job 2604:
==> flow/design.v <==
module alu #(
	parameter DATA_WIDTH = 32,
	parameter INST_WIDTH = 4
)(
	input                   i_clk,
	input                   i_rst_n,
	input  [DATA_WIDTH-1:0] i_data_a,
	input  [DATA_WIDTH-1:0] i_data_b,
	input  [INST_WIDTH-1:0] i_inst,
	input                   i_valid,
	output [DATA_WIDTH-1:0] o_data,
	output                  o_overflow,
	output                  o_valid
);
	reg [DATA_WIDTH - 1:0] o_data_r, o_data_w;
	reg o_overflow_r, o_overflow_w;
	reg o_valid_r, o_valid_w;
	reg [2 * DATA_WIDTH - 1:0] o_mul_temp;
	integer i;
	assign o_data = o_data_r;
	assign o_overflow = o_overflow_r;
	assign o_valid = o_valid_r;
	always @(*) begin
		if (i_valid) begin
			case (i_inst)
				4'd0: begin
					o_data_w = i_data_a + i_data_b;
					if (i_data_a[DATA_WIDTH - 1] && i_data_b[DATA_WIDTH - 1] && ~o_data_w[DATA_WIDTH - 1]) begin
						o_overflow_w = 1;
					end
					else if (~i_data_a[DATA_WIDTH - 1] && ~i_data_b[DATA_WIDTH - 1] && o_data_w[DATA_WIDTH - 1]) begin
						o_overflow_w = 1;
					end
					else begin
						o_overflow_w = 0;
					end
					o_valid_w = 1;
				end
				4'd1: begin
					o_data_w = i_data_a - i_data_b;
					if (~i_data_a[DATA_WIDTH - 1] && i_data_b[DATA_WIDTH - 1] && o_data_w[DATA_WIDTH - 1]) begin
						o_overflow_w = 1;
					end
					else if (i_data_a[DATA_WIDTH - 1] && ~i_data_b[DATA_WIDTH - 1] && ~o_data_w[DATA_WIDTH - 1]) begin
						o_overflow_w = 1;
					end
					else begin
						o_overflow_w = 0;
					end
					o_valid_w = 1;
				end
				4'd2: begin
					o_data_w = i_data_a * i_data_b;
					if ((i_data_a[DATA_WIDTH - 1] == i_data_b[DATA_WIDTH - 1]) && o_data_w[DATA_WIDTH - 1]) begin
						o_overflow_w = 1;
					end
					else if ((i_data_a[DATA_WIDTH - 1] != i_data_b[DATA_WIDTH - 1]) && ~o_data_w[DATA_WIDTH - 1]) begin
						o_overflow_w = 1;
					end
					else begin
						o_overflow_w = 0;
					end
					o_valid_w = 1;
				end
				4'd3: begin
					if (~i_data_a[DATA_WIDTH - 1] && i_data_b[DATA_WIDTH - 1]) begin
						o_data_w = i_data_a;
					end
					else if (i_data_a[DATA_WIDTH - 1] && ~i_data_b[DATA_WIDTH - 1]) begin
						o_data_w = i_data_b;
					end
					else if (i_data_a > i_data_b) begin
						o_data_w = i_data_a;
					end
					else begin
						o_data_w = i_data_b;
					end
					o_overflow_w = 0;
					o_valid_w = 1;
				end
				4'd4: begin
					if (~i_data_a[DATA_WIDTH - 1] && i_data_b[DATA_WIDTH - 1]) begin
						o_data_w = i_data_b;
					end
					else if (i_data_a[DATA_WIDTH - 1] && ~i_data_b[DATA_WIDTH - 1]) begin
						o_data_w = i_data_a;
					end
					else if (i_data_a < i_data_b) begin
						o_data_w = i_data_a;
					end
					else begin
						o_data_w = i_data_b;
					end
					o_overflow_w = 0;
					o_valid_w = 1;
				end
				4'd5: begin
					{o_overflow_w, o_data_w} = i_data_a + i_data_b;
					o_valid_w = 1;
				end
				4'd6: begin
					o_data_w = i_data_a - i_data_b;
					if (i_data_a < i_data_b) begin
						o_overflow_w = 1;
					end
					else begin
						o_overflow_w = 0;
					end
					o_valid_w = 1;
				end
				4'd7: begin
					o_mul_temp = i_data_a * i_data_b;
					o_overflow_w = 0;
					for (i = DATA_WIDTH; i < 2 * DATA_WIDTH; i = i + 1) begin
						if (o_mul_temp[i]) begin
							o_overflow_w = 1;
						end
					end
					o_data_w = o_mul_temp[DATA_WIDTH - 1:0];
					o_valid_w = 1;
				end
				4'd8: begin
					if (i_data_a > i_data_b) begin
						o_data_w = i_data_a;
					end
					else begin
						o_data_w = i_data_b;
					end
					o_overflow_w = 0;
					o_valid_w = 1;
				end
				4'd9: begin
					if (i_data_a < i_data_b) begin
						o_data_w = i_data_a;
					end
					else begin
						o_data_w = i_data_b;
					end
					o_overflow_w = 0;
					o_valid_w = 1;
				end
				4'd10: begin
					o_data_w = i_data_a & i_data_b;
					o_overflow_w = 0;
					o_valid_w = 1;
				end
				4'd11: begin
					o_data_w = i_data_a | i_data_b;
					o_overflow_w = 0;
					o_valid_w = 1;
				end
				4'd12: begin
					o_data_w = (i_data_a & ~i_data_b) | (~i_data_a & i_data_b);
					o_overflow_w = 0;
					o_valid_w = 1;
				end
				4'd13: begin
					o_data_w = ~i_data_a;
					o_overflow_w = 0;
					o_valid_w = 1;
				end
				4'd14: begin
					for (i = 0; i < DATA_WIDTH; i = i + 1) begin
						o_data_w[i] = i_data_a[DATA_WIDTH - 1 - i];
					end
					o_overflow_w = 0;
					o_valid_w = 1;
				end
				default: begin
					o_overflow_w = 0;
					o_data_w = 0;
					o_valid_w = 1;
				end
			endcase
		end
		else begin
			o_overflow_w = 0;
			o_data_w = 0;
			o_valid_w = 0;
		end
	end
	always @(posedge i_clk or negedge i_rst_n) begin
		if (~i_rst_n) begin
			o_data_r <= 0;
			o_overflow_r <= 0;
			o_valid_r <= 0;
		end
		else begin
			o_data_r <= o_data_w;
			o_overflow_r <= o_overflow_w;
			o_valid_r <= o_valid_w;
		end
	end
endmodule
Settings: LEC_CHECK=0, CAP_MARGIN=20, CORE_MARGIN=2, CORE_UTILIZATION=72, CTS_CLUSTER_SIZE=22, PLACE_DENSITY=0.67, SETUP_SLACK_MARGIN=-0.73, SLEW_MARGIN=20; clock period 9.42 ns.
run.sh (not shown) runs the stock make flow with config.mk's settings and CLKGATE_MAP_FILE=.
Job 2604 did not finish; the tool stopped in global routing with error GRT-0116.
The following lists how job 4855 was set up differently from job 2604:
# job 2604
export LEC_CHECK = 0
export CAP_MARGIN = 20
export CORE_MARGIN = 2
export CORE_UTILIZATION = 72
export CTS_CLUSTER_SIZE = 22
export PLACE_DENSITY = 0.67
export SETUP_SLACK_MARGIN = -0.73
export SLEW_MARGIN = 20
create_clock -name core_clock -period 9.42 [get_ports {i_clk}]
# job 4855
export LEC_CHECK = 0
export CAP_MARGIN = 20
export CORE_MARGIN = 2
export CORE_UTILIZATION = 40
export SLEW_MARGIN = 20
create_clock -name core_clock -period 11.8 [get_ports {i_clk}]
--- outcome ---
Comparing job 4855 and job 2604, the one run not ending clean was job 2604.
Compared with job 2604, in job 4855 cell row count rose by 35%; post-detailed-placement cell area fell by about 8%.
Diff job 2604 -> job 4855: cell count after synthesis was more or less identical, effective utilization at floorplan went down by 33 points.
The HPWL reported at the end of detailed placement in job 4855 is 0.860 times that in job 2604.
Delta (job 4855 minus job 2604): number of ports placed on the die boundary ~0 delta; die area +78%; area of the core region +about 80%; die span in y +81 um.
The inputs of job 7543 differ from those of job 4855 as listed below.
# job 4855
export LEC_CHECK = 0
export CAP_MARGIN = 20
export CORE_MARGIN = 2
export CORE_UTILIZATION = 40
export SLEW_MARGIN = 20
create_clock -name core_clock -period 11.8 [get_ports {i_clk}]
# job 7543
export LEC_CHECK = 0
export CAP_MARGIN = 20
export CORE_MARGIN = 2
export CORE_UTILIZATION = 58
export SLEW_MARGIN = 20
create_clock -name core_clock -period 6.47 [get_ports {i_clk}]
- Initial antenna violation count: higher on job 7543
- Met2 routed wirelength in job 7543 vs job 4855: up about 15%
- On max-slew violation total from the final report, job 4855 tracks job 7543 almost exactly.
- Status job 7543: flow complete, layout not clean - negative setup slack
- Count of buffers not belonging to the clock network in the layout: job 7543 vs job 4855 up 811
- Compared with job 4855, job 7543 shows a higher part of the cycle the worst path needs.
- Reported max-cap violation count: job 4855 vs job 7543 identical
